==> job 2651 <==
Design conv_mac_unit, start of the top module:
module conv_mac_unit (
	input wire aclk,
	input wire aresetn,
	input wire aclken,
	input wire[1:0] calfmt,
	input wire[8*16-1:0] mac_in_ftm,
	input wire[8*16-1:0] mac_in_wgt,
	input wire mac_in_ftm_masked,
	input wire[1:0] mac_in_info_along,
	input wire mac_in_valid,
	output wire[7:0] mac_out_exp,
	output wire[39:0] mac_out_frac,
	output wire[1:0] mac_out_info_along,
	output wire mac_out_valid
);
	localparam integer ATOMIC_C = 8;
	wire[ATOMIC_C*16-1:0] mul_op_a;
	wire[ATOMIC_C*16-1:0] mul_op_b;
	wire mul_ce;
	wire[ATOMIC_C*32-1:0] mul_res;
	conv_mac_cell #(
		.ATOMIC_C(ATOMIC_C),
		.EN_SMALL_FP16("true"),
		.INFO_ALONG_WIDTH(2),
		.SIM_DELAY(0)
	)mac_cell_u(
		.aclk(aclk),
		.aresetn(aresetn),
		.aclken(aclken),
		.calfmt(calfmt),
		.mac_in_ftm(mac_in_ftm),
		.mac_in_wgt(mac_in_wgt),
		.mac_in_ftm_masked(mac_in_ftm_masked),
		.mac_in_info_along(mac_in_info_along),
		.mac_in_valid(mac_in_valid),
		.mac_out_exp(mac_out_exp),
		.mac_out_frac(mac_out_frac),
		.mac_out_info_along(mac_out_info_along),
		.mac_out_valid(mac_out_valid),
		.mul_op_a(mul_op_a),
		.mul_op_b(mul_op_b),
		.mul_ce(mul_ce),
		.mul_res(mul_res)
	);
	genvar mul_i;
	generate
		for(mul_i = 0;mul_i < ATOMIC_C;mul_i = mul_i + 1)
		begin:mul_blk
			signed_mul #(
				.op_a_width(16),
				.op_b_width(16),
				.output_width(32),
				.en_in_reg("false"),
  ...
make LEC_CHECK=0 CAP_MARGIN=20 CELL_PAD_IN_SITES_DETAIL_PLACEMENT=2 CELL_PAD_IN_SITES_GLOBAL_PLACEMENT=3 CORE_MARGIN=2 CORE_UTILIZATION=19 CTS_CLUSTER_DIAMETER=322 MIN_ROUTING_LAYER=met2 PLACE_DENSITY_LB_ADDON=0.1 SLEW_MARGIN=20 TNS_END_PERCENT=20 finish   # period 10.3 ns
run.sh (not shown) runs the stock make flow with config.mk's settings and CLKGATE_MAP_FILE=.
==> job 1132: changes against job 2651 <==
==> flow/config.mk (replaced) <==
export PLATFORM = sky130hd
export DESIGN_NAME = conv_mac_unit
export DESIGN_NICKNAME = conv_mac_unit
export VERILOG_FILES = /design/flow/design.v
export SDC_FILE = /design/flow/constraint.sdc
export NUM_CORES = 4
export LEC_CHECK = 0
export ABC_AREA = 1
export CAP_MARGIN = 20
export CORE_MARGIN = 2
export CORE_UTILIZATION = 62
export CTS_CLUSTER_DIAMETER = 346
export SLEW_MARGIN = 20
==> flow/constraint.sdc (replaced) <==
create_clock -name core_clock -period 4.27 [get_ports {aclk}]
set_input_delay 0.8540 -clock core_clock [delete_from_list [all_inputs] [get_ports {aclk}]]
set_output_delay 0.8540 -clock core_clock [all_outputs]
set_load 0.01 [all_outputs]
==> job 8458: changes against job 2651 <==
==> flow/config.mk (replaced) <==
export PLATFORM = sky130hd
export DESIGN_NAME = conv_mac_unit
export DESIGN_NICKNAME = conv_mac_unit
export VERILOG_FILES = /design/flow/design.v
export SDC_FILE = /design/flow/constraint.sdc
export NUM_CORES = 4
export LEC_CHECK = 0
export CAP_MARGIN = 20
export CORE_MARGIN = 2
export CORE_UTILIZATION = 72
export MAX_ROUTING_LAYER = met4
export PLACE_DENSITY = 0.78
export SETUP_SLACK_MARGIN = 1.09
export SLEW_MARGIN = 20
==> flow/constraint.sdc (replaced) <==
create_clock -name core_clock -period 7.0 [get_ports {aclk}]
set_input_delay 1.4000 -clock core_clock [delete_from_list [all_inputs] [get_ports {aclk}]]
set_output_delay 1.4000 -clock core_clock [all_outputs]
set_load 0.01 [all_outputs]
==> results.py <==
# Synthesis and PnR figures
metrics = {
    "outcome": {
        "result_of_the_run": "finished with violations",
        "violatedChecks": "negative setup slack",
    },
    "sta": {
        "setup_ws_ps": -1450,
        "tightest_slew_ps": 993,
        "final_setup_viols": 205,
    },
    "worst_setup_path": {
        "crit_path_end_kind": "register",
    },
    "synthesis": {
        "muxShareOfSynthArea_pct": 0,
    },
    "finish": {
        "nNonClkBuffers": 2823,
    },
    "routing": {
        "detailroute.via_count": 140000,
    },
}
Source of the figures above: job 1132

==> results.py <==
# Metrics from the implementation run
metrics = {
    "outcome": {
        "result_of_the_run": "aborted with a tool error",
        "stop_stage": "global routing (5_1_grt)",
    },
    "floorplanning": {
        "floorplan.die.width_um": 470,
        "floorplan.die.height_um": 470,
        "rows": 171,
    },
    "synthesis": {
        "synth_largest_type_area_fraction_pct": 27.1,
        "ys_sh_simple_pct": 14.3,
        "aoi_share_pct": 10.6,
        "yosysCellCount": 16000,
        "yosys.cell_count.top_type": "inv_1",
        "muxShareOfSynthArea_pct": 1.71,
        "adder_share_synth_pct": 34.9,
        "ys_top_logic_family": "adder cells",
    },
    "place": {
        "pre_cts_ws_ps": 179,
        "place.detailed.hpwl_um": 346000,
        "dpl-instance-area_um2": 163000,
    },
    "clocking": {
        "number_of_buffers_on_the_longest_clock_path": 3,
    },
}
Source of the figures above: job 8458

==> results.py <==
# Synthesis and PnR figures
metrics = {
    "outcome": {
        "result_of_the_run": "complete, no violations",
    },
    "sta": {
        "final_setup_viols": 0,
        "setup_ws_ps": 2790,
    },
    "worst_setup_path": {
        "worstRegToRegCells": 22,
        "category_of_cells_accounting_for_the_largest_share_of_critical_path_delay": "adder cells",
    },
    "routing": {
        "detailroute.via_count": 155000,
        "number_of_routed_nets_with_antenna_violations": 0,
        "insertedDiodeCount": 109,
    },
    "synthesis": {
        "muxShareOfSynthArea_pct": 1.71,
    },
    "finish": {
        "nNonClkBuffers": 477,
    },
    "place": {
        "pre_cts_ws_ps": 2770,
    },
}
Source of the figures above: job 2651

